`design/flow/config.mk`:
```
export PLATFORM = sky130hd
export DESIGN_NAME = ALU_microprocessor
export DESIGN_NICKNAME = ALU_microprocessor
export VERILOG_FILES = /design/flow/design.v
export SDC_FILE = /design/flow/constraint.sdc
export NUM_CORES = 4
export LEC_CHECK = 0
export ABC_AREA = 0
export CAP_MARGIN = 35
export CELL_PAD_IN_SITES_GLOBAL_PLACEMENT = 0
export CORE_MARGIN = 2
export CORE_UTILIZATION = 29
export CTS_CLUSTER_DIAMETER = 40
export CTS_CLUSTER_SIZE = 53
export GPL_TIMING_DRIVEN = 0
export PLACE_DENSITY_LB_ADDON = 0.22
export SETUP_SLACK_MARGIN = 1.65
export SLEW_MARGIN = 0
export TNS_END_PERCENT = 60
```
`design/flow/constraint.sdc`:
```
create_clock -name core_clock -period 6.7 [get_ports {alu_clk}]
set_input_delay 1.3400 -clock core_clock [delete_from_list [all_inputs] [get_ports {alu_clk}]]
set_output_delay 1.3400 -clock core_clock [all_outputs]
set_load 0.01 [all_outputs]
```
`design/flow/design.v`:
```
`timescale 1ns / 1ps
module ALU_microprocessor (
  input      [ 5:0]   alu_ctrl  ,
  input      [31:0]   in_1      ,
  input      [31:0]   in_2      ,
  input               alu_clk   ,
  output reg [31:0]   alu_rslt  ,
  output     [ 4:0]   alu_checks             
);
reg             N;                           
reg             Z;                           
reg             C;                           
reg             V;                           
reg             P;                           
always @(posedge alu_clk) begin
  case(alu_ctrl)
    5'd0 :  begin   
      {C,alu_rslt} = in_1 + in_2;            
      Z            = (alu_rslt==32'b0);
      N            = alu_rslt[31];
      V            = in_1[31]&&(in_2[31])&&(!alu_rslt[31]) || (!in_1[31])&&(!in_2[31])&&alu_rslt[31];
      P            = ^alu_rslt;
    end
    5'd1 :  begin   
      {C,alu_rslt} = in_1 + (-in_2);         
      C            = !C;
      Z            = (alu_rslt==32'b0);
      N            = alu_rslt[31];
      V            = in_1[31]&&(!in_2[31])&&(!alu_rslt[31]) || (!in_1[31])&&(in_2[31])&&alu_rslt[31];
      P            = ^alu_rslt;
    end
    5'd2 :  begin
      alu_rslt = in_1;                       
      Z        = (alu_rslt==32'b0);
      N        = alu_rslt[31];
      V        = 0;    
      C        = 0;
      P        = ^alu_rslt;
    end
     5'd3 :  begin
      alu_rslt = in_2;                       
      Z        = (alu_rslt==32'b0);
      N        = alu_rslt[31];
      V        = 0;    
      C        = 0;
      P        = ^alu_rslt;
    end
     5'd4 :  begin
      {C,alu_rslt} = in_1 + 1;               
      Z        = (alu_rslt==32'b0);
      N        = alu_rslt[31];
      V        = 0;
      P        = ^alu_rslt;    
    end
    5'd5 :  begin
      {C,alu_rslt} = in_2 + 1;               
      Z        = (alu_rslt==32'b0);
      N        = alu_rslt[31];
      V        = 0;   
      P        = ^alu_rslt; 
    end
    5'd6 :  begin
      alu_rslt = in_1 - 1;                   
      Z        = (alu_rslt==32'b0);
      N        = alu_rslt[31];
      V        = 0;    
      C        = alu_rslt[31];
      P        = ^alu_rslt;
    end
    5'd7 :  begin
      alu_rslt = in_2 - 1;                   
      Z        = (alu_rslt==32'b0);
      N        = alu_rslt[31];
      V        = 0;    
      C        = alu_rslt[31];
      P        = ^alu_rslt;
    end
    5'd8 :  begin   
      alu_rslt = in_1 & in_2;                
      Z        = (alu_rslt==32'b0);
      N        = alu_rslt[31];
      C        = 0;                          
      V        = 0;                          
      P        = ^alu_rslt;
    end
    5'd9 :  begin  
      alu_rslt = in_1 | in_2;                
      Z        = (alu_rslt==32'b0);
      N        = alu_rslt[31];
      V        = 0;                          
      C        = 0;                          
      P        = ^alu_rslt;
    end
    5'd10:  begin  
      alu_rslt = ~(in_1 & in_2);             
      Z        = (alu_rslt==32'b0);
      N        = alu_rslt[31];
      V        = 0;                          
      C        = 0;                          
      P        = ^alu_rslt;
    end
    5'd11:  begin  
      alu_rslt = ~(in_1 | in_2);             
      Z        = (alu_rslt==32'b0);
      N        = alu_rslt[31];
      V        = 0;                          
      C        = 0;                          
      P        = ^alu_rslt;
    end
    5'd12:  begin  
      alu_rslt = ~(in_1 ^ in_2);             
      Z        = (alu_rslt==32'b0);
      N        = alu_rslt[31];
      V        = 0;                          
      C        = 0;                          
      P        = ^alu_rslt;
    end
    5'd13:  begin  
      alu_rslt = in_1 ^ in_2;                
      Z        = (alu_rslt==32'b0);
      N        = alu_rslt[31];
      V        = 0;                          
      C        = 0;                          
      P        = ^alu_rslt;
    end
    5'd14:  begin  
      alu_rslt = ~in_1;                      
      Z        = (alu_rslt==32'b0);
      N        = alu_rslt[31];
      V        = 0;                          
      C        = 0;                          
      P        = ^alu_rslt;
    end
    5'd15:  begin  
      alu_rslt = ~in_2;                      
      Z        = (alu_rslt==32'b0);
      N        = alu_rslt[31];
      V        = 0;                          
      C        = 0;                          
      P        = ^alu_rslt;
    end
    5'd16:  begin
      alu_rslt = in_1 << 1;                  
      Z        = (alu_rslt==32'b0);
      N        = alu_rslt[31];
      V        = 0;                          
      C        = alu_rslt[31];
      P        = ^alu_rslt;
    end
    5'd17:  begin
      alu_rslt = in_2 << 1;                  
      Z        = (alu_rslt==32'b0);
      N        = alu_rslt[31];
      V        = 0;                          
      C        = alu_rslt[31];
      P        = ^alu_rslt;
    end
    5'd18:  begin
      alu_rslt = in_1 >> 1;                  
      Z        = (alu_rslt==32'b0);
      N        = alu_rslt[31];
      V        = 0;                          
      C        = alu_rslt[0];
      P        = ^alu_rslt;
    end
    5'd19:  begin
      alu_rslt = in_1 >> 1;                  
      Z        = (alu_rslt==32'b0);
      N        = alu_rslt[31];
      V        = 0;                          
      C        = alu_rslt[0];
      P        = ^alu_rslt;
    end
    5'd20:  begin
      alu_rslt = {in_1[30:0], in_1[31]};     
      Z        = (alu_rslt==32'b0);
      N        = 0;                          
      V        = 0;                          
      C        = 0;                          
      P        = ^alu_rslt;
    end
    5'd21:  begin
      alu_rslt = {in_2[30:0], in_2[31]};     
      Z        = (alu_rslt==32'b0);
      N        = 0;                          
      V        = 0;                          
      C        = 0;                          
      P        = ^alu_rslt;
    end
    5'd22:  begin
      alu_rslt = {in_1[0], in_1[31:1]};      
      Z        = (alu_rslt==32'b0);
      N        = 0;                          
      V        = 0;                          
      C        = 0;                          
      P        = ^alu_rslt;
    end
    5'd23:  begin
      alu_rslt = {in_2[0], in_2[31:1]};      
      Z        = (alu_rslt==32'b0);
      N        = 0;                          
      V        = 0;                          
      C        = 0;                          
      P        = ^alu_rslt;
    end
    default:  begin                          
      alu_rslt = 0; 
      {P,N,Z,C,V}= 5'b00100;                    
    end
  endcase  
end  
assign alu_checks = {P,V,Z,C,N};               
endmodule  
```
`design/flow/run.sh`:
```
#!/bin/bash
# the make line also repeats each setting of config.mk as NAME=value (left out here)
make -C /OpenROAD-flow-scripts/flow DESIGN_CONFIG=/design/flow/config.mk WORK_HOME=/design/flow/orfs CLKGATE_MAP_FILE= finish
```
==> Changelog: implementation, run 1 <==
### Changed

- Status: no timing/DRC/antenna violations
- Most Frequent Cell on Critical Path: xnor2_2
- HPWL after DPL: slightly below 100000 µm
- Clock network power share: 8.0%
- Row cnt: slightly above 90
- Xor/xnor share: between 10% and 20%
- Via density: ~6
- Period minus WS final: 5.58 ns
- DR iter-0 viols: just under 3000
- Crit path largest cell delay: ~0.37 ns
- Hold endpoint: alu_rslt[4]
- Synthesized registers: 37
- Synthesized Nets: about 2900
- Synth async-reset ratio: 0%
- Placed cells: roughly 3300
- Crit path buf inv count: 4
- Family with the most delay on the worst path: AND-OR/OR-AND gates
- # H-tree levels: 2
- Measured slew at the worst slew-check pin: a little over 1 ns
- Global route total overflow: 0
- Area after DPL: about 0.02 mm²
- Cts hold-fix bufs: 0
- DRT Wirelength: ~120000 µm
- CTS clock-pin slew for the worst setup and hold paths: ~0.11 ns
- Power Clock: around 320 µW
- Top cells by area: ha_1 30%, xnor2_1 18%, dfxtp_1 4.1%, inv_1 3.6%, nand2_1 3.5%
- Crit path cell chain: buf_8, clkbuf_16, inv_8, ha_4, ha_4, a221oi_4, o211ai_1, a221oi_2, o21ai_2, o31ai_4, a41o_4, buf_6, xnor2_2, ha_1, xor2_2, xnor2_4, xnor2_2, xnor2_2, a32oi_2, o21ai_2, nor4_4, o211ai_4
- Number of global-route vias before repair: 19937
- Synth Seq Share: 4.10%
- Count leader, synth: ha_1
- Hold path depth: 3
- Hold Path Class: in2reg
- Core area: 0.0616 mm²
- Startpoint Class: input pin
- Logic power comb: ~3400 µW
- Leakage: 0.00926 µW
- Final slew viol count: 0
- Unrepaired setup endpoints after global routing: true
- Total track usage: a little over a third
- Gate count of the mapped netlist: about 2300
- Ys Warns: 1
- Chip Area, Yosys: about 0.018 mm²
- Number of enable flip-flop cells: 0
- Die H: about 250 µm
- Hold Startpoint: in_1[3]
- RD Place Congestion: approximately 1.1
- Largest net degree at the start of global routing: 13
- Crit path from: in_2[2]
- Num ports: ~110
- Worst Setup EP: P
- Seq pwr share: between 6 and 7%
- Net switching power figure: between 2000 and 2500 µW
- Area leader, netlist: ha_1
- CTS tree: done
- Top cells by count: 437 x ha_1, 379 x xnor2_1, 175 x inv_1
- CP Capture Type: register
- Pwr/cell area: around 170 mW/mm²
- Worst path depth: 22
- First-pass GRT wire length: 161000 µm
- Clk root buf: clkbuf_16
- CTS buffer count: 5
- Max FO, Critical Path: 4
- Peak supply drop: 0.000230 V
- Clock buffer depth: 2
- Fp util: 29.3%
- Chip width: 254 µm
- Pint: about 1800 µW
- WL per Instance: between 30 and 40 µm
- Final setup viols: 0
- Compound Share, Synth: 20.7%
- P&R area growth vs syn: 27.9%
- CP Data Required Time: approximately 7 ns
- Fmax: between 0.15 and 0.2 GHz
- Crit path kind: in2reg
- Syn Std Cell Area: about 0.018 mm²
- Initial antenna violation count: 2
- P_seq: 256 µW
- Adder-Cell Fraction of Synth Area: a little under a third
- Top logic family: adder cells
- Die Area: 0.0643 mm²
- Gate power share: a little under nine tenths
- Final Cell Area: approximately 0.023 mm²
- Fin cells: 3452
- CTS Sinks: 37
- Top FF cell, synth: dfxtp_1
- # nets final: ~3100
- Synth unique cells: about 95
- Via count: 20824
- Max-cap viol count: 0
- Ys cells: ~2300
- Max_slew headroom: a little under a third
- Simple-gate share of the synthesized area: 16.3%
- PortBufs: roughly 110
- Pre-CTS setup slack: -1.19 ns
- Final Hold Viols: 0
- Final period util: 83.3%
- Syn Area/Cell: just under 8 µm²
- Synth mux share: approximately 1.6%
- Antenna-violating nets left: 0
- Worst hold slack: between 1 and 1.5 ns
- Drt first pass iters: 9
- CP max stage cell: o31ai_4
- Top cell area share: between 30% and 40%
- OpenROAD warning count: ~230
- Switching share of power: between 50% and 60%
- DRC violations left: 0
- Final worst setup slack: approximately 1.1 ns
- CP arrival: just under 6 ns
- Top power group: combinational cells
-- layer usage --
| metal | wire length, µm | GRT usage (%) | up-vias |
|---|---|---|---|
| met5 | 0 | 0 | - |
| met4 | 11600 | 27.1 | 0 |
| met3 | 11500 | 6.98 | 363 |
| met2 | 48600 | 54.1 | 1454 |
| met1 | 47800 | 46.5 | 10052 |
| li1 | - | - | 8955 |
-- cell type report --
type                       instances  area (µm²)
buffer                           123         811
tap                              837        1050
antenna                            2        5.00
timing repair buffer             263        2330
sequential                        37         741
clock inverter                     2        13.8
fill                            6522       38500
multi-input combinational       1996       17100
clock buffer                       6         139
inverter                         186         930
-- what timing repair did --
action / in CTS / in global routing
buffers inserted: 111 / 23
endpoints found under the setup margin: 30 / 17
pin swaps: 72 / 62
resized: 557 / 92
-- metrics by stage --
stage / power (µW) / setup TNS, ns / util (%)
final: 3940 / 0 / 37.5
after global routing: 4060 / 0 / 37.5
after global placement: 3070 / -1.78 / 32.9
after detailed placement: 3080 / -1.55 / 33.3
after CTS: 3730 / 0 / 36.5
after floorplan: 2040 / 0 / -
==> run 2: changes to the inputs <==
ABC_AREA = 1   (was 0)
CELL_PAD_IN_SITES_DETAIL_PLACEMENT = 0   (was unset)
CELL_PAD_IN_SITES_GLOBAL_PLACEMENT = 3   (was 0)
CORE_MARGIN = 3   (was 2)
CORE_UTILIZATION = 26   (was 29)
CTS_CLUSTER_DIAMETER = unset   (was 40)
CTS_CLUSTER_SIZE = 93   (was 53)
GPL_ROUTABILITY_DRIVEN = 0   (was unset)
GPL_TIMING_DRIVEN = 1   (was 0)
HOLD_SLACK_MARGIN = 0.22   (was unset)
MAX_ROUTING_LAYER = met4   (was unset)
MIN_ROUTING_LAYER = met2   (was unset)
PLACE_DENSITY_LB_ADDON = unset   (was 0.22)
SETUP_SLACK_MARGIN = unset   (was 1.65)
SLEW_MARGIN = 20   (was 0)
TNS_END_PERCENT = 80   (was 60)
clock period = 12.1 ns   (was 6.7 ns; I/O delays follow)
==> Changelog: implementation, run 2 <==
### Changed

- Ys cells: 3726 (was 2342)
- Stopped at: global routing (5_1_grt)
- Top FF cell, synth: dfxtp_1 (unchanged)
- Core area: 0.0840 mm² (was 0.0616 mm²)
- Synth Seq Share: 3.35% (was 4.10%)
- Synthesized registers: 37 (unchanged)
- Die Area: 0.0885 mm² (was 0.0643 mm²)
- Chip width: 298 µm (was 254 µm)
- PortBufs: 107 (was 105)
- Area after DPL: 0.0245 mm² (was 0.0205 mm²)
- Top cells by count: 1154 x nand2_1, 440 x inv_1, 437 x ha_1 (was 437 x ha_1, 379 x xnor2_1, 175 x inv_1)
- Cts hold-fix bufs: 0 (unchanged)
- Area leader, netlist: ha_1 (unchanged)
- Chip Area, Yosys: 0.0221 mm² (was 0.0181 mm²)
- Synth mux share: 0% (was 1.55%)
- Fp util: 26.3% (was 29.3%)
- Status: stopped before the end (was no timing/DRC/antenna violations)
- Synthesized Nets: 4236 (was 2852)
- CTS buffer count: 5 (unchanged)
- First Err: [ERROR GRT-0116] Global routing finished with congestion. Check the congestion regions in the DRC Viewer.
- Synth async-reset ratio: 0% (unchanged)
- Post-CTS Setup Inserts: 0 (was 111)
- Simple-gate share of the synthesized area: 39.3% (was 16.3%)
- CTS Sinks: 37 (unchanged)
- Syn Std Cell Area: 0.0221 mm² (was 0.0181 mm²)
- Syn Area/Cell: 5.93 µm² (was 7.71 µm²)
- Clk root buf: clkbuf_16 (unchanged)
- Num ports: 108 (unchanged)
- Post-cts gate resize count: 0 (was 557)
- Clock buffer depth: 2 (unchanged)
- Number of enable flip-flop cells: 0 (unchanged)
- Pre-CTS setup slack: 3.85 ns (was -1.19 ns)
- Row cnt: 106 (was 91)
- Total track usage: around 63%
- Count leader, synth: nand2_1 (was ha_1)
- Ys Warns: 1 (unchanged)
- Top cells by area: ha_1 25%, nand2_1 20%, inv_1 7.5%, xor2_1 6.5%, nand3_1 5.8% (was ha_1 30%, xnor2_1 18%, dfxtp_1 4.1%, inv_1 3.6%, nand2_1 3.5%)
- Top logic family: simple AND/OR/NAND/NOR gates (was adder cells)
- Top cell area share: 24.7% (was 30.3%)
- Compound Share, Synth: 11.3% (was 20.7%)
- # H-tree levels: 2 (unchanged)
- Gate count of the mapped netlist: 3726 (was 2342)
- Global route total overflow: 17
- Die H: 298 µm (was 254 µm)
- Synth unique cells: 59 (was 95)
- Adder-Cell Fraction of Synth Area: 24.9% (was 30.5%)
- Xor/xnor share: 11.1% (was 20.0%)
- HPWL after DPL: 135000 µm (was 97000 µm)
## run 2: metrics by stage
stage          cells  util (%)
4_1_cts         4936      29.3
3_5_place_dp    4928      29.1
3_3_place_gp    4926      29.1
2_1_floorplan   3726         -
## run 2: metal layers
layer,track usage (%),GRT overflow
met2,70.5,0
met3,72.6,16
met4,32.9,1
met1,-,-
met5,-,-
==> run 3: changes to the inputs <==
ABC_AREA = unset   (was 1)
CAP_MARGIN = 5   (was 35)
CELL_PAD_IN_SITES_DETAIL_PLACEMENT = unset   (was 0)
CELL_PAD_IN_SITES_GLOBAL_PLACEMENT = unset   (was 3)
CORE_MARGIN = 2   (was 3)
CORE_UTILIZATION = 72   (was 26)
CTS_CLUSTER_DIAMETER = 99   (was unset)
CTS_CLUSTER_SIZE = 57   (was 93)
GPL_ROUTABILITY_DRIVEN = unset   (was 0)
GPL_TIMING_DRIVEN = unset   (was 1)
HOLD_SLACK_MARGIN = unset   (was 0.22)
MAX_ROUTING_LAYER = unset   (was met4)
MIN_ROUTING_LAYER = unset   (was met2)
PLACE_DENSITY = 0.65   (was unset)
SETUP_SLACK_MARGIN = -0.35   (was unset)
SLEW_MARGIN = 5   (was 20)
TNS_END_PERCENT = unset   (was 80)
clock period = 3.59 ns   (was 12.1 ns; I/O delays follow)
==> Changelog: implementation, run 3 <==
### Changed

- Synthesized Nets: 2852 (was 4236)
- RD Place Congestion: around 1.4
- Ys cells: 2342 (was 3726)
- Top cells by count: 437 x ha_1, 379 x xnor2_1, 175 x inv_1 (was 1154 x nand2_1, 440 x inv_1, 437 x ha_1)
- Adder-Cell Fraction of Synth Area: 30.5% (was 24.9%)
- Simple-gate share of the synthesized area: 16.3% (was 39.3%)
- Gate count of the mapped netlist: 2342 (was 3726)
- PortBufs: 107 (unchanged)
- Xor/xnor share: 20.0% (was 11.1%)
- Chip width: 162 µm (was 298 µm)
- Syn Std Cell Area: 0.0181 mm² (was 0.0221 mm²)
- Ys Warns: 1 (unchanged)
- Num ports: 108 (unchanged)
- Synth mux share: 1.55% (was 0%)
- Count leader, synth: ha_1 (was nand2_1)
- Synth unique cells: 95 (was 59)
- Synth async-reset ratio: 0% (unchanged)
- Core area: 0.0245 mm² (was 0.0840 mm²)
- Synth Seq Share: 4.10% (was 3.35%)
- Area leader, netlist: ha_1 (unchanged)
- Synthesized registers: 37 (unchanged)
- Chip Area, Yosys: 0.0181 mm² (was 0.0221 mm²)
- Die Area: 0.0264 mm² (was 0.0885 mm²)
- Top logic family: adder cells (was simple AND/OR/NAND/NOR gates)
- Fp util: 73.8% (was 26.3%)
- Top FF cell, synth: dfxtp_1 (unchanged)
- Stopped at: detailed placement (3_5_place_dp) (was global routing (5_1_grt))
- Number of enable flip-flop cells: 0 (unchanged)
- Die H: 162 µm (was 298 µm)
- Row cnt: 57 (was 106)
- Syn Area/Cell: 7.71 µm² (was 5.93 µm²)
- Compound Share, Synth: 20.7% (was 11.3%)
- Status: stopped before the end (unchanged)
- First Err: [ERROR DPL-0038] Utilization greater than 100%, impossible to legalize (was [ERROR GRT-0116] Global routing finished with congestion. Check the congestion regions in the DRC Viewer.)
- Top cells by area: ha_1 30%, xnor2_1 18%, dfxtp_1 4.1%, inv_1 3.6%, nand2_1 3.5% (was ha_1 25%, nand2_1 20%, inv_1 7.5%, xor2_1 6.5%, nand3_1 5.8%)
- Top cell area share: 30.3% (was 24.7%)
run 3: stage by stage:
| step | power [µW] | cell area [µm²] |
|---|---|---|
| 3_3_place_gp | 6120 | 25200 |
| 2_1_floorplan | 3810 | 18200 |
==> run 4: changes to the inputs <==
CAP_MARGIN = 20   (was 5)
CORE_UTILIZATION = 57   (was 72)
CTS_CLUSTER_DIAMETER = unset   (was 99)
CTS_CLUSTER_SIZE = unset   (was 57)
PLACE_DENSITY = unset   (was 0.65)
SETUP_SLACK_MARGIN = 1.53   (was -0.35)
SLEW_MARGIN = 20   (was 5)
clock period = 5.73 ns   (was 3.59 ns; I/O delays follow)
==> Changelog: implementation, run 4 <==
### Changed

- DRC violations left: 0
- Family with the most delay on the worst path: AND-OR/OR-AND gates
- # H-tree levels: 2
- Via density: between 7 and 8
- Top logic family: adder cells (unchanged)
- Largest net degree at the start of global routing: 42
- Net switching power figure: approximately 2400 µW
- Number of global-route vias before repair: 20911
- Top cell area share: 30.3% (unchanged)
- CP max stage cell: clkdlybuf4s50_1
- Synth async-reset ratio: 0% (unchanged)
- CTS buffer count: 5
- Unrepaired setup endpoints after global routing: true
- Die H: 182 µm (was 162 µm)
- Logic power comb: about 3800 µW
- CP arrival: approximately 5.4 ns
- Fp util: 57.5% (was 73.8%)
- Core area: 0.0314 mm² (was 0.0245 mm²)
- OpenROAD warning count: approximately 240
- Synth Seq Share: 4.10% (unchanged)
- Hold Path Class: in2reg
- Startpoint Class: input pin
- Seq pwr share: slightly below 7%
- Simple-gate share of the synthesized area: 16.3% (unchanged)
- Antenna-violating nets left: 0
- Total track usage: 56.2%
- Crit path from: in_2[16]
- Global route total overflow: 0
- Chip Area, Yosys: 0.0181 mm² (unchanged)
- Syn Area/Cell: 7.71 µm² (unchanged)
- WL per Instance: 31.7 µm
- Row cnt: 65 (was 57)
- DRT Wirelength: approximately 100000 µm
- Top cells by count: 437 x ha_1, 379 x xnor2_1, 175 x inv_1 (unchanged)
- DR iter-0 viols: between 3000 and 4000
- Count leader, synth: ha_1 (unchanged)
- Compound Share, Synth: 20.7% (unchanged)
- CTS clock-pin slew for the worst setup and hold paths: around 0.090 ns
- Synthesized Nets: 2852 (unchanged)
- Initial antenna violation count: 5
- Gate count of the mapped netlist: 2342 (unchanged)
- Adder-Cell Fraction of Synth Area: 30.5% (unchanged)
- Status: no timing/DRC/antenna violations (was stopped before the end)
- Hold Startpoint: in_2[0]
- Leakage: around 0.01 µW
- Switching share of power: around 53%
- Syn Std Cell Area: 0.0181 mm² (unchanged)
- P&R area growth vs syn: 27.0%
- PortBufs: 107 (unchanged)
- Measured slew at the worst slew-check pin: ~1.0 ns
- P_seq: just over 300 µW
- Ys cells: 2342 (unchanged)
- Top power group: combinational cells
- Gate power share: a little under nine tenths
- Hold path depth: 4
- CTS tree: done
- Cts hold-fix bufs: 0
- CP Data Required Time: 5.95 ns
- Area after DPL: between 0.02 and 0.025 mm²
- Synthesized registers: 37 (unchanged)
- HPWL after DPL: ~77000 µm
- Pwr/cell area: approximately 190 mW/mm²
- # nets final: about 3200
- CP Capture Type: register
- Xor/xnor share: 20.0% (unchanged)
- Fmax: just under 0.2 GHz
- Crit path cell chain: clkdlybuf4s50_1, inv_2, ha_4, buf_6, ha_4, o21ai_1, a31oi_1, o21a_1, o31ai_4, a41o_1, buf_6, xnor2_2, ha_1, xor2_1, xnor2_1, xnor2_1, xnor2_1, a32oi_2, o21ai_1, nor4_2, o211ai_2
- Number of enable flip-flop cells: 0 (unchanged)
- Die Area: 0.0331 mm² (was 0.0264 mm²)
- Worst hold slack: roughly 1.3 ns
- Top FF cell, synth: dfxtp_1 (unchanged)
- Max FO, Critical Path: 5
- Final period util: around nine tenths
- Crit path largest cell delay: roughly 0.51 ns
- Area leader, netlist: ha_1 (unchanged)
- Synth unique cells: 95 (unchanged)
- Hold endpoint: alu_rslt[1]
- Top cells by area: ha_1 30%, xnor2_1 18%, dfxtp_1 4.1%, inv_1 3.6%, nand2_1 3.5% (unchanged)
- Max_slew headroom: around 30%
- CTS Sinks: 37
- Pint: approximately 2100 µW
- Peak supply drop: 0.000367 V
- Clock buffer depth: 2
- Chip width: 182 µm (was 162 µm)
- Max-cap viol count: 0
- Final slew viol count: 0
- Drt first pass iters: 13
- Via count: approximately 22000
- Final Cell Area: ~0.023 mm²
- Clk root buf: clkbuf_16
- Worst path depth: 21
- Power Clock: approximately 370 µW
- Final setup viols: 0
- First-pass GRT wire length: 135000 µm
- RD Place Congestion: 1.17 (was 1.37)
- Synth mux share: 1.55% (unchanged)
- Clock network power share: under 10%
- Final Hold Viols: 0
- Worst Setup EP: P
- Ys Warns: 1 (unchanged)
- Period minus WS final: ~5.1 ns
- Most Frequent Cell on Critical Path: xnor2_1
- Num ports: 108 (unchanged)
- Crit path kind: in2reg
- Crit path buf inv count: 4
run 4: timing repair:
item / CTS / global route
pin swaps: 86 / 51
setup buffers: 49 / 14
setup endpoints to repair: 29 / 18
gates resized: 272 / 73
hold endpoints to repair: 0 / 0
run 4: final cells by class:
cell class | instances | area, µm²
fill | 2428 | 8450
timing repair buffer | 441 | 3660
sequential | 37 | 741
multi-input combinational | 1996 | 17100
antenna | 2 | 5.00
tap | 402 | 503
clock inverter | 3 | 46.3
inverter | 186 | 753
clock buffer | 5 | 125
run 4: through the flow:
step           setup WS (ns)  power (µW)  TNS (ns)  util (%)  instances
2_1_floorplan          0.740        2390         0         -       2342
3_3_place_gp          -0.139        3520    -0.139      67.9       2999
3_5_place_dp          -0.186        3570    -0.186      67.9       2999
4_1_cts                0.735        4100         0      72.0       3056
5_1_grt                0.543        4530         0      73.1       3070
6_report               0.587        4470         0      73.1       3072
run 4: per-layer routing:
layer,global-route usage [%],part of all wire [%]
met2,80.0,39
met5,3.70,0.19
met1,65.4,34
met4,40.7,9.9
met3,26.5,17
==> run 5: changes to the inputs <==
CORE_ASPECT_RATIO = 1.8   (was unset)
CORE_UTILIZATION = 55   (was 57)
CTS_CLUSTER_DIAMETER = 306   (was unset)
CTS_CLUSTER_SIZE = 100   (was unset)
GPL_ROUTABILITY_DRIVEN = 0   (was unset)
HOLD_SLACK_MARGIN = 0.24   (was unset)
PLACE_DENSITY = 0.4   (was unset)
SETUP_SLACK_MARGIN = -0.7   (was 1.53)
TNS_END_PERCENT = 5   (was unset)
clock period = 7.0 ns   (was 5.73 ns; I/O delays follow)
==> Changelog: implementation, run 5 <==
### Changed

- Status: stopped before the end (was no timing/DRC/antenna violations)
- Stopped at: global routing (5_1_grt)
- First Err: [ERROR GRT-0116] Global routing finished with congestion. Check the congestion regions in the DRC Viewer.
- Placed cells: 2866 (was 2999)
- Ys cells: 2342 (unchanged)
- Top logic family: adder cells (unchanged)
- Row cnt: 89 (was 65)
- Cts hold-fix bufs: 0 (unchanged)
- Top cells by count: 437 x ha_1, 379 x xnor2_1, 175 x inv_1 (unchanged)
- Core area: 0.0325 mm² (was 0.0314 mm²)
- Post-cts gate resize count: 0 (was 272)
- Chip Area, Yosys: 0.0181 mm² (unchanged)
- Synthesized registers: 37 (unchanged)
- Die Area: 0.0344 mm² (was 0.0331 mm²)
- CTS buffer count: 5 (unchanged)
- Post-CTS Setup Inserts: 0 (was 49)
- Simple-gate share of the synthesized area: 16.3% (unchanged)
- Clock buffer depth: 2 (unchanged)
- # H-tree levels: 2 (unchanged)
- Syn Area/Cell: 7.71 µm² (unchanged)
- Die H: 247 µm (was 182 µm)
- Synth async-reset ratio: 0% (unchanged)
- CTS Sinks: 37 (unchanged)
- Top FF cell, synth: dfxtp_1 (unchanged)
- Total track usage: approximately 60%
- Top cell area share: 30.3% (unchanged)
- Xor/xnor share: 20.0% (unchanged)
- PortBufs: 107 (unchanged)
- Synth unique cells: 95 (unchanged)
- Chip width: 139 µm (was 182 µm)
- Gate count of the mapped netlist: 2342 (unchanged)
- Synth Seq Share: 4.10% (unchanged)
- Top cells by area: ha_1 30%, xnor2_1 18%, dfxtp_1 4.1%, inv_1 3.6%, nand2_1 3.5% (unchanged)
- Area after DPL: 0.0201 mm² (was 0.0213 mm²)
- Compound Share, Synth: 20.7% (unchanged)
- HPWL after DPL: 78600 µm (was 76900 µm)
- Fp util: 55.5% (was 57.5%)
- Global route total overflow: 11
- Area leader, netlist: ha_1 (unchanged)
- Clk root buf: clkbuf_16 (unchanged)
- Adder-Cell Fraction of Synth Area: 30.5% (unchanged)
- Synth mux share: 1.55% (unchanged)
- Number of enable flip-flop cells: 0 (unchanged)
- Syn Std Cell Area: 0.0181 mm² (unchanged)
- Ys Warns: 1 (unchanged)
- Num ports: 108 (unchanged)
- Synthesized Nets: 2852 (unchanged)
- Count leader, synth: ha_1 (unchanged)
-- run 5: per-layer routing --
layer	global-route usage, %	overflow
met3	27.9	0
met2	83.8	1
met1	62.2	0
met4	64.3	10
met5	4.82	0
-- run 5: through the flow --
stage	util, %	worst slack [ns]
3_5_place_dp	61.9	0.191
2_1_floorplan	-	1.28
4_1_cts	62.4	0.519
3_3_place_gp	61.9	0.298
==> run 6: changes to the inputs <==
CORE_ASPECT_RATIO = unset   (was 1.8)
CORE_UTILIZATION = 61   (was 55)
CTS_CLUSTER_DIAMETER = 28   (was 306)
CTS_CLUSTER_SIZE = unset   (was 100)
GPL_ROUTABILITY_DRIVEN = unset   (was 0)
HOLD_SLACK_MARGIN = unset   (was 0.24)
PLACE_DENSITY = unset   (was 0.4)
SETUP_SLACK_MARGIN = 1.49   (was -0.7)
clock period = 5.66 ns   (was 7.0 ns; I/O delays follow)
==> Changelog: implementation, run 6 <==
### Changed

- Top cells by count: 437 x ha_1, 379 x xnor2_1, 175 x inv_1 (unchanged)
- Global route total overflow: 0
- Crit path cell chain: clkdlybuf4s50_1, inv_1, ha_1, clkinv_1, nor3_2, buf_4, nand4_1, o21ba_4, o41ai_4, buf_4, o31ai_4, xnor2_1, ha_1, xor2_1, xnor2_1, xnor2_1, xnor2_1, a32oi_2, o21ai_1, nor4_2, o211ai_2
- Unrepaired setup endpoints after global routing: true
- Die Area: 0.0310 mm² (was 0.0344 mm²)
- Final period util: between 90% and 100%
- # H-tree levels: 2 (unchanged)
- CP arrival: between 5 and 6 ns
- Area leader, netlist: ha_1 (unchanged)
- Ys Warns: 1 (unchanged)
- DRT Wirelength: between 90000 and 100000 µm
- Initial antenna violation count: 4
- Row cnt: 62 (was 89)
- Core area: 0.0289 mm² (was 0.0325 mm²)
- Final Power: 4360 µW
- Switching share of power: a little over half
- Via density: 7.32
- Hold Path Class: in2reg
- Status: no timing/DRC/antenna violations (was stopped before the end)
- OpenROAD warning count: between 200 and 250
- Simple-gate share of the synthesized area: 16.3% (unchanged)
- CTS tree: done
- Top power group: combinational cells
- Max-cap viol count: 0
- Top cells by area: ha_1 30%, xnor2_1 18%, dfxtp_1 4.1%, inv_1 3.6%, nand2_1 3.5% (unchanged)
- Xor/xnor share: 20.0% (unchanged)
- Family with the most delay on the worst path: AND-OR/OR-AND gates
- Period minus WS final: 5.24 ns
- WL per Instance: just over 30 µm
- Max_slew headroom: between 20% and 30%
- Gate count of the mapped netlist: 2342 (unchanged)
- Adder-Cell Fraction of Synth Area: 30.5% (unchanged)
- Synth Seq Share: 4.10% (unchanged)
- Max FO, Critical Path: 4
- Hold path depth: 4
- Clock buffer depth: 2 (unchanged)
- RD Place Congestion: roughly 1.2
- Synth unique cells: 95 (unchanged)
- Clock network power share: 7.4%
- Number of enable flip-flop cells: 0 (unchanged)
- Chip width: 176 µm (was 139 µm)
- DRC violations left: 0
- CP max stage cell: clkdlybuf4s50_1
- Via count: between 20000 and 25000
- Final slew viol count: 0
- Drt first pass iters: 17
- Top logic family: adder cells (unchanged)
- Hold Startpoint: in_1[0]
- Final Hold Viols: 0
- Worst Setup EP: P
- CTS buffer count: 5 (unchanged)
- Num ports: 108 (unchanged)
- # nets final: approximately 3200
- Fmax: approximately 0.19 GHz
- Count leader, synth: ha_1 (unchanged)
- CP Data Required Time: roughly 5.9 ns
- Leakage: 0.00965 µW
- Syn Std Cell Area: 0.0181 mm² (unchanged)
- Fp util: 62.4% (was 55.5%)
- Power Clock: ~320 µW
- Startpoint Class: input pin
- Largest net degree at the start of global routing: 35
- Pint: between 2000 and 2500 µW
- Cts hold-fix bufs: 0 (unchanged)
- PortBufs: 107 (unchanged)
- Synthesized Nets: 2852 (unchanged)
- Pwr/cell area: between 150 and 200 mW/mm²
- Die H: 176 µm (was 247 µm)
- HPWL after DPL: 74400 µm (was 78600 µm)
- Synthesized registers: 37 (unchanged)
- Worst hold slack: 1.20 ns
- Syn Area/Cell: 7.71 µm² (unchanged)
- Antenna-violating nets left: 0
- CP Capture Type: register
- Gate power share: between 80% and 90%
- CTS clock-pin slew for the worst setup and hold paths: 0.09 ns
- Crit path from: in_1[22]
- Synth mux share: 1.55% (unchanged)
- Top cell area share: 30.3% (unchanged)
- Most Frequent Cell on Critical Path: xnor2_1
- Number of global-route vias before repair: ~21000
- P_seq: 307 µW
- Worst path depth: 21
- Chip Area, Yosys: 0.0181 mm² (unchanged)
- Logic power comb: roughly 3700 µW
- DR iter-0 viols: roughly 5000
- First-pass GRT wire length: 134000 µm
- CTS Sinks: 37 (unchanged)
- Crit path largest cell delay: 0.48 ns
- Compound Share, Synth: 20.7% (unchanged)
- Crit path buf inv count: 5
- P&R area growth vs syn: 24.6%
- Clk root buf: clkbuf_16 (unchanged)
- Top FF cell, synth: dfxtp_1 (unchanged)
- Crit path kind: in2reg
- Total track usage: just under 60%
- Peak supply drop: roughly 0.00033 V
- Final setup viols: 0
- Synth async-reset ratio: 0% (unchanged)
- Net switching power figure: 2320 µW
- Seq pwr share: approximately 7.0%
- Measured slew at the worst slew-check pin: 1.13 ns
- Hold endpoint: alu_rslt[1]
- Ys cells: 2342 (unchanged)
==> run 6: per-stage QoR <==
| step | cell area (µm²) | setup WS, ns | cells | setup TNS, ns | util, % |
|---|---|---|---|---|---|
| 5_1_grt | 22500 | 0.313 | 3053 | 0 | 77.7 |
| 3_3_place_gp | 21300 | -0.194 | 2991 | -0.281 | 73.6 |
| 2_1_floorplan | 18200 | 0.684 | 2342 | 0 | - |
| 3_5_place_dp | 21300 | -0.322 | 2991 | -0.438 | 73.6 |
| 6_report | 22500 | 0.422 | 3055 | 0 | 77.7 |
| 4_1_cts | 22400 | 0.679 | 3045 | 0 | 77.4 |
==> run 6: final cells by class <==
type / instances / area (µm²)
multi-input cells: 1996 / 16800
fillers: 2090 / 6440
repair buffers: 442 / 3610
flip-flops and latches: 37 / 741
inverters: 186 / 719
well taps: 384 / 480
clock buffers: 5 / 125
clock inverters: 3 / 17.5
diodes: 2 / 5.00
==> run 6: routing by layer <==
layer  GRT usage [%]  vias up  wire (µm)
met4            44.1       12      10300
met2            81.8     2297      35800
met1            66.0    10127      31200
li1                -     9076          -
met3            32.5      861      17600
met5            4.33        -        224
==> run 6: timing repair <==
item | 4_1_cts | 5_1_grt
buffers inserted | 46 | 8
pin swaps | 68 | 21
gates resized | 221 | 12
setup endpoints to repair | 31 | 35
==> run 7: changes to the inputs <==
ABC_AREA = 1   (was unset)
CORE_UTILIZATION = 72   (was 61)
CTS_CLUSTER_DIAMETER = 371   (was 28)
CTS_CLUSTER_SIZE = 99   (was unset)
SETUP_SLACK_MARGIN = unset   (was 1.49)
TNS_END_PERCENT = unset   (was 5)
clock period = 5.67 ns   (was 5.66 ns; I/O delays follow)
==> Changelog: implementation, run 7 <==
### Changed

- Synthesized registers: 37 (unchanged)
- Die H: 179 µm (was 176 µm)
- Pre-CTS setup slack: 0.154 ns (was -0.322 ns)
- Top cell area share: 24.7% (was 30.3%)
- Xor/xnor share: 11.1% (was 20.0%)
- Ys cells: 3726 (was 2342)
- Stopped at: global routing (5_1_grt)
- Synth async-reset ratio: 0% (unchanged)
- RD Place Congestion: 1.41 (was 1.19)
- Clock buffer depth: 2 (unchanged)
- HPWL after DPL: 92500 µm (was 74400 µm)
- Placed cells: 4296 (was 2991)
- Synth Seq Share: 3.35% (was 4.10%)
- First Err: [ERROR GRT-0116] Global routing finished with congestion. Check the congestion regions in the DRC Viewer.
- Syn Area/Cell: 5.93 µm² (was 7.71 µm²)
- Status: stopped before the end (was no timing/DRC/antenna violations)
- Num ports: 108 (unchanged)
- Top logic family: simple AND/OR/NAND/NOR gates (was adder cells)
- PortBufs: 107 (unchanged)
- Top cells by area: ha_1 25%, nand2_1 20%, inv_1 7.5%, xor2_1 6.5%, nand3_1 5.8% (was ha_1 30%, xnor2_1 18%, dfxtp_1 4.1%, inv_1 3.6%, nand2_1 3.5%)
- Top cells by count: 1154 x nand2_1, 440 x inv_1, 437 x ha_1 (was 437 x ha_1, 379 x xnor2_1, 175 x inv_1)
- Fp util: 72.6% (was 62.4%)
- Area after DPL: 0.0243 mm² (was 0.0213 mm²)
- Chip width: 179 µm (was 176 µm)
- Syn Std Cell Area: 0.0221 mm² (was 0.0181 mm²)
- Synth unique cells: 59 (was 95)
- Row cnt: 64 (was 62)
- Total track usage: around three quarters
- Simple-gate share of the synthesized area: 39.3% (was 16.3%)
- Gate count of the mapped netlist: 3726 (was 2342)
- Top FF cell, synth: dfxtp_1 (unchanged)
- Ys Warns: 1 (unchanged)
- Count leader, synth: nand2_1 (was ha_1)
- Adder-Cell Fraction of Synth Area: 24.9% (was 30.5%)
- Number of enable flip-flop cells: 0 (unchanged)
- Core area: 0.0304 mm² (was 0.0289 mm²)
- CTS buffer count: 5 (unchanged)
- Synthesized Nets: 4236 (was 2852)
- Chip Area, Yosys: 0.0221 mm² (was 0.0181 mm²)
- Die Area: 0.0321 mm² (was 0.0310 mm²)
- Cts hold-fix bufs: 0 (unchanged)
- Global route total overflow: about 130
- # H-tree levels: 2 (unchanged)
- Post-CTS Setup Inserts: 0 (was 46)
- Clk root buf: clkbuf_16 (unchanged)
- Synth mux share: 0% (was 1.55%)
- Post-cts gate resize count: 0 (was 221)
- Area leader, netlist: ha_1 (unchanged)
- Compound Share, Synth: 11.3% (was 20.7%)
- CTS Sinks: 37 (unchanged)
==> run 7: metal layers <==
layer	track usage, %	GRT overflow
met1	75.5	1
met2	92.1	60
met3	60.3	5
met4	74.5	65
met5	38.9	0
==> run 7: per-stage QoR <==
| stage | util (%) | power (µW) |
|---|---|---|
| floorplan | - | 2370 |
| global placement | 79.9 | 3270 |
| detailed placement | 79.9 | 3380 |
| CTS | 80.4 | 3770 |
==> run 8: changes to the inputs <==
CELL_PAD_IN_SITES_DETAIL_PLACEMENT = 0   (was unset)
CELL_PAD_IN_SITES_GLOBAL_PLACEMENT = 3   (was unset)
CORE_MARGIN = 3   (was 2)
CORE_UTILIZATION = 40   (was 72)
CTS_CLUSTER_DIAMETER = unset   (was 371)
CTS_CLUSTER_SIZE = 93   (was 99)
GPL_ROUTABILITY_DRIVEN = 0   (was unset)
HOLD_SLACK_MARGIN = 0.22   (was unset)
MAX_ROUTING_LAYER = met4   (was unset)
TNS_END_PERCENT = 80   (was unset)
clock period = 7.0 ns   (was 5.67 ns; I/O delays follow)
==> Changelog: implementation, run 8 <==
### Changed

- Ys cells: 3726 (unchanged)
- Count leader, synth: nand2_1 (unchanged)
- Top logic family: simple AND/OR/NAND/NOR gates (unchanged)
- Adder-Cell Fraction of Synth Area: 24.9% (unchanged)
- Simple-gate share of the synthesized area: 39.3% (unchanged)
- Synthesized Nets: 4236 (unchanged)
- Chip width: 241 µm (was 179 µm)
- Ys Warns: 1 (unchanged)
- Die H: 241 µm (was 179 µm)
- Chip Area, Yosys: 0.0221 mm² (unchanged)
- Gate count of the mapped netlist: 3726 (unchanged)
- Synth Seq Share: 3.35% (unchanged)
- Top FF cell, synth: dfxtp_1 (unchanged)
- Synth mux share: 0% (unchanged)
- Synthesized registers: 37 (unchanged)
- Stopped at: global placement without I/O (3_1_place_gp_skip_io) (was global routing (5_1_grt))
- Die Area: 0.0581 mm² (was 0.0321 mm²)
- Area leader, netlist: ha_1 (unchanged)
- Compound Share, Synth: 11.3% (unchanged)
- Top cells by count: 1154 x nand2_1, 440 x inv_1, 437 x ha_1 (unchanged)
- Status: stopped before the end (unchanged)
- Synth unique cells: 59 (unchanged)
- Top cells by area: ha_1 25%, nand2_1 20%, inv_1 7.5%, xor2_1 6.5%, nand3_1 5.8% (unchanged)
- Syn Std Cell Area: 0.0221 mm² (unchanged)
- Top cell area share: 24.7% (unchanged)
- Syn Area/Cell: 5.93 µm² (unchanged)
- Core area: 0.0542 mm² (was 0.0304 mm²)
- Synth async-reset ratio: 0% (unchanged)
- Number of enable flip-flop cells: 0 (unchanged)
- Fp util: 40.7% (was 72.6%)
- Row cnt: 85 (was 64)
- Xor/xnor share: 11.1% (unchanged)
- First Err: [ERROR GPL-0301] Utilization 100.937 % exceeds 100%. (was [ERROR GRT-0116] Global routing finished with congestion. Check the congestion regions in the DRC Viewer.)
==> run 9: changes to the inputs <==
ABC_AREA = unset   (was 1)
CAP_MARGIN = 15   (was 20)
CELL_PAD_IN_SITES_DETAIL_PLACEMENT = 1   (was 0)
CORE_ASPECT_RATIO = 1.73   (was unset)
CORE_UTILIZATION = 49   (was 40)
CTS_CLUSTER_DIAMETER = 55   (was unset)
CTS_CLUSTER_SIZE = 59   (was 93)
GPL_TIMING_DRIVEN = 0   (was unset)
HOLD_SLACK_MARGIN = -0.08   (was 0.22)
MAX_ROUTING_LAYER = met5   (was met4)
MIN_ROUTING_LAYER = met2   (was unset)
PLACE_DENSITY_LB_ADDON = 0.05   (was unset)
SLEW_MARGIN = 30   (was 20)
TNS_END_PERCENT = unset   (was 80)
==> Changelog: implementation, run 9 <==
### Changed

- Row cnt: 91 (was 85)
- Ys cells: 2342 (was 3726)
- Die Area: 0.0393 mm² (was 0.0581 mm²)
- Synth Seq Share: 4.10% (was 3.35%)
- Status: stopped before the end (unchanged)
- Simple-gate share of the synthesized area: 16.3% (was 39.3%)
- Die H: 258 µm (was 241 µm)
- Number of enable flip-flop cells: 0 (unchanged)
- Syn Area/Cell: 7.71 µm² (was 5.93 µm²)
- Chip width: 152 µm (was 241 µm)
- Count leader, synth: ha_1 (was nand2_1)
- Synthesized registers: 37 (unchanged)
- Adder-Cell Fraction of Synth Area: 30.5% (was 24.9%)
- Top FF cell, synth: dfxtp_1 (unchanged)
- Top cells by count: 437 x ha_1, 379 x xnor2_1, 175 x inv_1 (was 1154 x nand2_1, 440 x inv_1, 437 x ha_1)
- Chip Area, Yosys: 0.0181 mm² (was 0.0221 mm²)
- Gate count of the mapped netlist: 2342 (was 3726)
- First Err: [ERROR FLW-0024] Place density exceeds 1.0 (current PLACE_DENSITY_LB_ADDON =  0.05). Please check if the value of  PLACE_DENSITY_LB_ADDON is between 0 and 0.99. (was [ERROR GPL-0301] Utilization 100.937 % exceeds 100%.)
- Stopped at: global placement without I/O (3_1_place_gp_skip_io) (unchanged)
- Synth unique cells: 95 (was 59)
- Xor/xnor share: 20.0% (was 11.1%)
- Syn Std Cell Area: 0.0181 mm² (was 0.0221 mm²)
- Synth mux share: 1.55% (was 0%)
- Synthesized Nets: 2852 (was 4236)
- Compound Share, Synth: 20.7% (was 11.3%)
- Fp util: 50.2% (was 40.7%)
- Core area: 0.0360 mm² (was 0.0542 mm²)
- Top logic family: adder cells (was simple AND/OR/NAND/NOR gates)
- Synth async-reset ratio: 0% (unchanged)
- Top cell area share: 30.3% (was 24.7%)
- Ys Warns: 1 (unchanged)
- Area leader, netlist: ha_1 (unchanged)
- Top cells by area: ha_1 30%, xnor2_1 18%, dfxtp_1 4.1%, inv_1 3.6%, nand2_1 3.5% (was ha_1 25%, nand2_1 20%, inv_1 7.5%, xor2_1 6.5%, nand3_1 5.8%)
==> run 10: changes to the inputs <==
CAP_MARGIN = 20   (was 15)
CELL_PAD_IN_SITES_DETAIL_PLACEMENT = unset   (was 1)
CELL_PAD_IN_SITES_GLOBAL_PLACEMENT = unset   (was 3)
CORE_ASPECT_RATIO = unset   (was 1.73)
CORE_MARGIN = 2   (was 3)
CORE_UTILIZATION = 66   (was 49)
CTS_CLUSTER_DIAMETER = unset   (was 55)
CTS_CLUSTER_SIZE = unset   (was 59)
GPL_ROUTABILITY_DRIVEN = unset   (was 0)
HOLD_SLACK_MARGIN = unset   (was -0.08)
MAX_ROUTING_LAYER = met4   (was met5)
MIN_ROUTING_LAYER = unset   (was met2)
PLACE_DENSITY_LB_ADDON = 0.09   (was 0.05)
SLEW_MARGIN = 20   (was 30)
clock period = 4.74 ns   (was 7.0 ns; I/O delays follow)
==> Changelog: implementation, run 10 <==
### Changed

- Num ports: between 100 and 150
- CTS Sinks: 37
- Area after DPL: slightly below 0.02 mm²
- Synth unique cells: 95 (unchanged)
- Chip width: 169 µm (was 152 µm)
- # H-tree levels: 2
- PortBufs: approximately 110
- Top FF cell, synth: dfxtp_1 (unchanged)
- Ys Warns: 1 (unchanged)
- Simple-gate share of the synthesized area: 16.3% (unchanged)
- HPWL after DPL: between 70000 and 80000 µm
- Xor/xnor share: 20.0% (unchanged)
- Die Area: 0.0287 mm² (was 0.0393 mm²)
- Stopped at: global routing (5_1_grt) (was global placement without I/O (3_1_place_gp_skip_io))
- Die H: 169 µm (was 258 µm)
- Fp util: 67.2% (was 50.2%)
- Clk root buf: clkbuf_16
- RD Place Congestion: around 1.4
- Row cnt: 60 (was 91)
- CTS buffer count: 5
- Total track usage: between 60% and 70%
- Synthesized registers: 37 (unchanged)
- Status: stopped before the end (unchanged)
- Chip Area, Yosys: 0.0181 mm² (unchanged)
- Top cells by area: ha_1 30%, xnor2_1 18%, dfxtp_1 4.1%, inv_1 3.6%, nand2_1 3.5% (unchanged)
- Syn Area/Cell: 7.71 µm² (unchanged)
- Area leader, netlist: ha_1 (unchanged)
- Count leader, synth: ha_1 (unchanged)
- Number of enable flip-flop cells: 0 (unchanged)
- Top cell area share: 30.3% (unchanged)
- Top cells by count: 437 x ha_1, 379 x xnor2_1, 175 x inv_1 (unchanged)
- Synthesized Nets: 2852 (unchanged)
- Synth Seq Share: 4.10% (unchanged)
- Clock buffer depth: 2
- First Err: [ERROR GRT-0116] Global routing finished with congestion. Check the congestion regions in the DRC Viewer. (was [ERROR FLW-0024] Place density exceeds 1.0 (current PLACE_DENSITY_LB_ADDON =  0.05). Please check if the value of  PLACE_DENSITY_LB_ADDON is between 0 and 0.99.)
- Compound Share, Synth: 20.7% (unchanged)
- Ys cells: 2342 (unchanged)
- Placed cells: 2790
- Gate count of the mapped netlist: 2342 (unchanged)
- Pre-CTS setup slack: -2.57 ns
- Cts hold-fix bufs: 0
- Synth async-reset ratio: 0% (unchanged)
- Synth mux share: 1.55% (unchanged)
- Core area: 0.0269 mm² (was 0.0360 mm²)
- Adder-Cell Fraction of Synth Area: 30.5% (unchanged)
- Syn Std Cell Area: 0.0181 mm² (unchanged)
- Top logic family: adder cells (unchanged)
- Global route total overflow: 4
run 10: repair_timing:
| action | in CTS |
|---|---|
| buffers inserted | 66 |
| endpoints found under the setup margin | 23 |
| gates resized | 419 |
| pin swaps | 41 |
| hold endpoints to repair | 0 |
run 10: layer usage:
| metal | GRT overflow | track usage, % |
|---|---|---|
| met3 | 1 | 49.8 |
| met2 | 2 | 85.1 |
| met5 | - | - |
| met4 | 1 | 59.0 |
| met1 | 0 | 69.8 |
run 10: through the flow:
step / hold slack (ns) / utilization, %
2_1_floorplan: 1.09 / -
3_3_place_gp: 1.56 / 73.1
3_5_place_dp: 1.56 / 73.2
4_1_cts: 0.961 / 77.3
==> run 11: changes to the inputs <==
CORE_UTILIZATION = 71   (was 66)
CTS_CLUSTER_DIAMETER = 367   (was unset)
CTS_CLUSTER_SIZE = 37   (was unset)
GPL_TIMING_DRIVEN = unset   (was 0)
MAX_ROUTING_LAYER = unset   (was met4)
PLACE_DENSITY_LB_ADDON = unset   (was 0.09)
SETUP_SLACK_MARGIN = 0.79   (was unset)
clock period = 5.38 ns   (was 4.74 ns; I/O delays follow)
==> Changelog: implementation, run 11 <==
### Changed

- Count leader, synth: ha_1 (unchanged)
- Synth unique cells: 95 (unchanged)
- Top cells by count: 437 x ha_1, 379 x xnor2_1, 175 x inv_1 (unchanged)
- Gate count of the mapped netlist: 2342 (unchanged)
- Synth async-reset ratio: 0% (unchanged)
- # H-tree levels: 2 (unchanged)
- Chip width: 163 µm (was 169 µm)
- Simple-gate share of the synthesized area: 16.3% (unchanged)
- Synth Seq Share: 4.10% (unchanged)
- First Err: [ERROR GRT-0116] Global routing finished with congestion. Check the congestion regions in the DRC Viewer. (unchanged)
- Fp util: 71.9% (was 67.2%)
- Top cells by area: ha_1 30%, xnor2_1 18%, dfxtp_1 4.1%, inv_1 3.6%, nand2_1 3.5% (unchanged)
- Cts hold-fix bufs: 0 (unchanged)
- Area leader, netlist: ha_1 (unchanged)
- Top logic family: adder cells (unchanged)
- Num ports: 108 (unchanged)
- Number of enable flip-flop cells: 0 (unchanged)
- Die Area: 0.0267 mm² (was 0.0287 mm²)
- Top FF cell, synth: dfxtp_1 (unchanged)
- Syn Area/Cell: 7.71 µm² (unchanged)
- Clk root buf: clkbuf_16 (unchanged)
- Synth mux share: 1.55% (unchanged)
- Adder-Cell Fraction of Synth Area: 30.5% (unchanged)
- Clock buffer depth: 2 (unchanged)
- RD Place Congestion: 1.25 (was 1.42)
- CTS Sinks: 37 (unchanged)
- Die H: 163 µm (was 169 µm)
- Synthesized registers: 37 (unchanged)
- PortBufs: 107 (was 105)
- Area after DPL: 0.0216 mm² (was 0.0197 mm²)
- Status: stopped before the end (unchanged)
- Syn Std Cell Area: 0.0181 mm² (unchanged)
- Synthesized Nets: 2852 (unchanged)
- CTS buffer count: 5 (unchanged)
- Row cnt: 58 (was 60)
- Total track usage: 79.9%
- Ys cells: 2342 (unchanged)
- Ys Warns: 1 (unchanged)
- HPWL after DPL: 72800 µm (was 71100 µm)
- Global route total overflow: about 110
- Chip Area, Yosys: 0.0181 mm² (unchanged)
- Stopped at: global routing (5_1_grt) (unchanged)
- Top cell area share: 30.3% (unchanged)
- Xor/xnor share: 20.0% (unchanged)
- Compound Share, Synth: 20.7% (unchanged)
- Core area: 0.0251 mm² (was 0.0269 mm²)
[run 11: per-layer routing]
metal / track usage, % / GRT overflow
met2: 94.5 / 55
met3: 66.8 / 3
met4: 78.1 / 50
met5: 38.1 / 1
met1: 80.2 / 3
[run 11: per-stage QoR]
step	std cells	setup WS [ns]	util [%]
2_1_floorplan	2342	0.460	-
3_3_place_gp	2992	-0.227	86.1
3_5_place_dp	2992	-0.354	86.1
4_1_cts	3042	0.457	90.3
[run 11: repair_timing]
action | 4_1_cts
setup buffers | 42
gates resized | 220
pin swaps | 70
setup endpoints to repair | 2
==> run 12: changes to the inputs <==
CELL_PAD_IN_SITES_GLOBAL_PLACEMENT = 3   (was unset)
CORE_MARGIN = 7   (was 2)
CORE_UTILIZATION = 63   (was 71)
CTS_CLUSTER_DIAMETER = unset   (was 367)
CTS_CLUSTER_SIZE = 69   (was 37)
GPL_ROUTABILITY_DRIVEN = 0   (was unset)
GPL_TIMING_DRIVEN = 0   (was unset)
MAX_ROUTING_LAYER = met5   (was unset)
MIN_ROUTING_LAYER = met1   (was unset)
PLACE_DENSITY = 0.41   (was unset)
SETUP_SLACK_MARGIN = unset   (was 0.79)
SLEW_MARGIN = 40   (was 20)
TNS_END_PERCENT = 25   (was unset)
clock period = 11.6 ns   (was 5.38 ns; I/O delays follow)
==> Changelog: implementation, run 12 <==
### Changed

- Top cell area share: 30.3% (unchanged)
- Synthesized Nets: 2852 (unchanged)
- Chip width: 183 µm (was 163 µm)
- Chip Area, Yosys: 0.0181 mm² (unchanged)
- Synth mux share: 1.55% (unchanged)
- Die Area: 0.0336 mm² (was 0.0267 mm²)
- Xor/xnor share: 20.0% (unchanged)
- Gate count of the mapped netlist: 2342 (unchanged)
- Area leader, netlist: ha_1 (unchanged)
- Compound Share, Synth: 20.7% (unchanged)
- Top cells by area: ha_1 30%, xnor2_1 18%, dfxtp_1 4.1%, inv_1 3.6%, nand2_1 3.5% (unchanged)
- Stopped at: global placement without I/O (3_1_place_gp_skip_io) (was global routing (5_1_grt))
- Count leader, synth: ha_1 (unchanged)
- Top cells by count: 437 x ha_1, 379 x xnor2_1, 175 x inv_1 (unchanged)
- Top FF cell, synth: dfxtp_1 (unchanged)
- Syn Area/Cell: 7.71 µm² (unchanged)
- Synth Seq Share: 4.10% (unchanged)
- Synthesized registers: 37 (unchanged)
- Core area: 0.0280 mm² (was 0.0251 mm²)
- Fp util: 64.5% (was 71.9%)
- Die H: 183 µm (was 163 µm)
- Row cnt: 61 (was 58)
- Top logic family: adder cells (unchanged)
- Syn Std Cell Area: 0.0181 mm² (unchanged)
- Status: stopped before the end (unchanged)
- Simple-gate share of the synthesized area: 16.3% (unchanged)
- Synth async-reset ratio: 0% (unchanged)
- Synth unique cells: 95 (unchanged)
- Adder-Cell Fraction of Synth Area: 30.5% (unchanged)
- Ys cells: 2342 (unchanged)
- Ys Warns: 1 (unchanged)
- Number of enable flip-flop cells: 0 (unchanged)
- First Err: [ERROR GPL-0301] Utilization 138.862 % exceeds 100%. (was [ERROR GRT-0116] Global routing finished with congestion. Check the congestion regions in the DRC Viewer.)
==> run 13: changes to the inputs <==
CELL_PAD_IN_SITES_GLOBAL_PLACEMENT = unset   (was 3)
CORE_MARGIN = 2   (was 7)
CORE_UTILIZATION = 59   (was 63)
CTS_CLUSTER_DIAMETER = 27   (was unset)
CTS_CLUSTER_SIZE = unset   (was 69)
GPL_ROUTABILITY_DRIVEN = unset   (was 0)
GPL_TIMING_DRIVEN = unset   (was 0)
MAX_ROUTING_LAYER = unset   (was met5)
MIN_ROUTING_LAYER = unset   (was met1)
PLACE_DENSITY = unset   (was 0.41)
SETUP_SLACK_MARGIN = 1.37   (was unset)
SLEW_MARGIN = 20   (was 40)
TNS_END_PERCENT = unset   (was 25)
clock period = 7.0 ns   (was 11.6 ns; I/O delays follow)
==> Changelog: implementation, run 13 <==
### Changed

- Top cell area share: 30.3% (unchanged)
- Power Clock: between 300 and 400 µW
- Crit path kind: in2reg
- Ys cells: 2342 (unchanged)
- Hold path depth: 3
- Measured slew at the worst slew-check pin: 1.13 ns
- CTS tree: done
- Hold Path Class: in2reg
- WL met3: around 16000 µm
- Crit path from: in_1[8]
- DR iter-0 viols: approximately 4400
- Top logic family: adder cells (unchanged)
- Worst hold slack: between 1.5 and 2 ns
- Synth mux share: 1.55% (unchanged)
- Clock network power share: 10.1%
- Top cells by count: 437 x ha_1, 379 x xnor2_1, 175 x inv_1 (unchanged)
- Switching share of power: 52.3%
- Number of global-route vias before repair: between 20000 and 25000
- Unrepaired setup endpoints after global routing: true
- Compound Share, Synth: 20.7% (unchanged)
- Logic area: about 0.017 mm²
- Count leader, synth: ha_1 (unchanged)
- Gate power share: a little over 80%
- Synthesized Nets: 2852 (unchanged)
- Crit path buf inv count: 2
- # nets final: 3003
- Final period util: between 80% and 90%
- Synthesized registers: 37 (unchanged)
- Crit path largest cell delay: approximately 0.54 ns
- Area leader, netlist: ha_1 (unchanged)
- Clock buffer depth: 2
- Max FO, Critical Path: 10
- Fp util: 59.5% (was 64.5%)
- WL per Instance: ~32 µm
- OpenROAD warning count: 234
- Initial antenna violation count: 5
- Via count: 21292
- Final slew viol count: 0
- Die H: 179 µm (was 183 µm)
- Met1 Wirelength: roughly 32000 µm
- Via density: roughly 7.4
- Family with the most delay on the worst path: simple AND/OR/NAND/NOR gates
- Hold Startpoint: in_1[0]
- # fillers: 2631
- P&R area growth vs syn: 16.1%
- CP arrival: roughly 6 ns
- Max-cap viol count: 0
- Synth unique cells: 95 (unchanged)
- Fmax: about 0.17 GHz
- Top FF cell, synth: dfxtp_1 (unchanged)
- P_seq: around 250 µW
- CTS clock-pin slew for the worst setup and hold paths: around 0.080 ns
- CTS Sinks: 37
- CP Data Required Time: a little over 7 ns
- Worst Setup EP: P
- Logic power comb: between 2000 and 3000 µW
- Clk root buf: clkbuf_16
- Crit path cell chain: clkdlybuf4s50_1, buf_4, ha_1, and4_1, and3_1, nand4_1, nor2_1, xnor2_1, ha_1, xnor2_1, xnor2_1, xnor2_1, xnor2_1, xnor2_1, nand2_1, o21ai_0, nor4_2, o211ai_2
- Synth Seq Share: 4.10% (unchanged)
- Final Hold Viols: 0
- Global route total overflow: 0
- Adder-Cell Fraction of Synth Area: 30.5% (unchanged)
- Antenna-violating nets left: 0
- Drt first pass iters: 14
- # H-tree levels: 2
- Status: no timing/DRC/antenna violations (was stopped before the end)
- Total track usage: a little under three fifths
- Simple-gate share of the synthesized area: 16.3% (unchanged)
- Cts hold-fix bufs: 0
- Ys Warns: 1 (unchanged)
- DRC violations left: 0
- Largest net degree at the start of global routing: 34
- Chip Area, Yosys: 0.0181 mm² (unchanged)
- Die Area: 0.0320 mm² (was 0.0336 mm²)
- Worst path depth: 18
- Xor/xnor share: 20.0% (unchanged)
- Chip width: 179 µm (was 183 µm)
- Startpoint Class: input pin
- Leakage: 0.00875 µW
- Most Frequent Cell on Critical Path: xnor2_1
- Setup TNS: 0 ns
- Seq pwr share: roughly 7.3%
- Syn Area/Cell: 7.71 µm² (unchanged)
- Syn Std Cell Area: 0.0181 mm² (unchanged)
- Synth async-reset ratio: 0% (unchanged)
- CP Capture Type: register
- Net switching power figure: around 1800 µW
- Row cnt: 64 (was 61)
- Core area: 0.0303 mm² (was 0.0280 mm²)
- CTS buffer count: 5
- Pint: 1620 µW
- CP max stage cell: clkdlybuf4s50_1
- RD Place Congestion: ~1.2
- Top cells by area: ha_1 30%, xnor2_1 18%, dfxtp_1 4.1%, inv_1 3.6%, nand2_1 3.5% (unchanged)
- DRT Wirelength: 93800 µm
- First-pass GRT wire length: between 100000 and 150000 µm
- PortBufs: between 100 and 150
- Gate count of the mapped netlist: 2342 (unchanged)
- Top power group: combinational cells
- Top sig layer: met5
- Period minus WS final: 5.85 ns
- Max_slew headroom: about a quarter
- HPWL after DPL: 74400 µm
- Routed wl met2: about 36000 µm
- Hold endpoint: alu_rslt[1]
- Final setup viols: 0
- Storage element area: 741 µm²
- Peak supply drop: approximately 0.00020 V
- Pwr/cell area: 162 mW/mm²
- Num ports: 108
- Final Util: between 60% and 70%
- Number of enable flip-flop cells: 0 (unchanged)
## run 13: final cells by class
cell class	instances	area share, %
multi-input cells	1996	78.9
diodes	4	0.0477
clock inverters	3	0.310
inverters	186	3.46
well taps	396	2.36
flip-flops and latches	37	3.53
repair buffers	267	10.8
clock buffers	5	0.597
## run 13: stage by stage
stage,total power [µW],std cells,setup WS (ns),instance area [µm²]
after floorplan,1950,2342,1.42,18100
after global placement,2720,2843,0.301,20000
after detailed placement,2750,2843,0.194,20000
after CTS,3200,2885,1.37,20800
after global routing,3470,2890,1.09,21000
final,3390,2894,1.15,21000
## run 13: repair_timing
| item | CTS | global route |
|---|---|---|
| pin swaps | 31 | 5 |
| gates resized | 100 | 14 |
| setup buffers | 34 | 5 |
| endpoints found under the hold margin | 0 | 0 |
| setup endpoints to repair | 2 | 2 |
## run 13: routing by layer
metal | vias to the layer above | track usage (%)
met2 | 2037 | 79.1
met5 | - | 3.69
met1 | 9845 | 65.6
met3 | 668 | 30.6
li1 | 8730 | -
met4 | 12 | 41.8
No activity file was given, so power comes from the tool's default toggle rates.
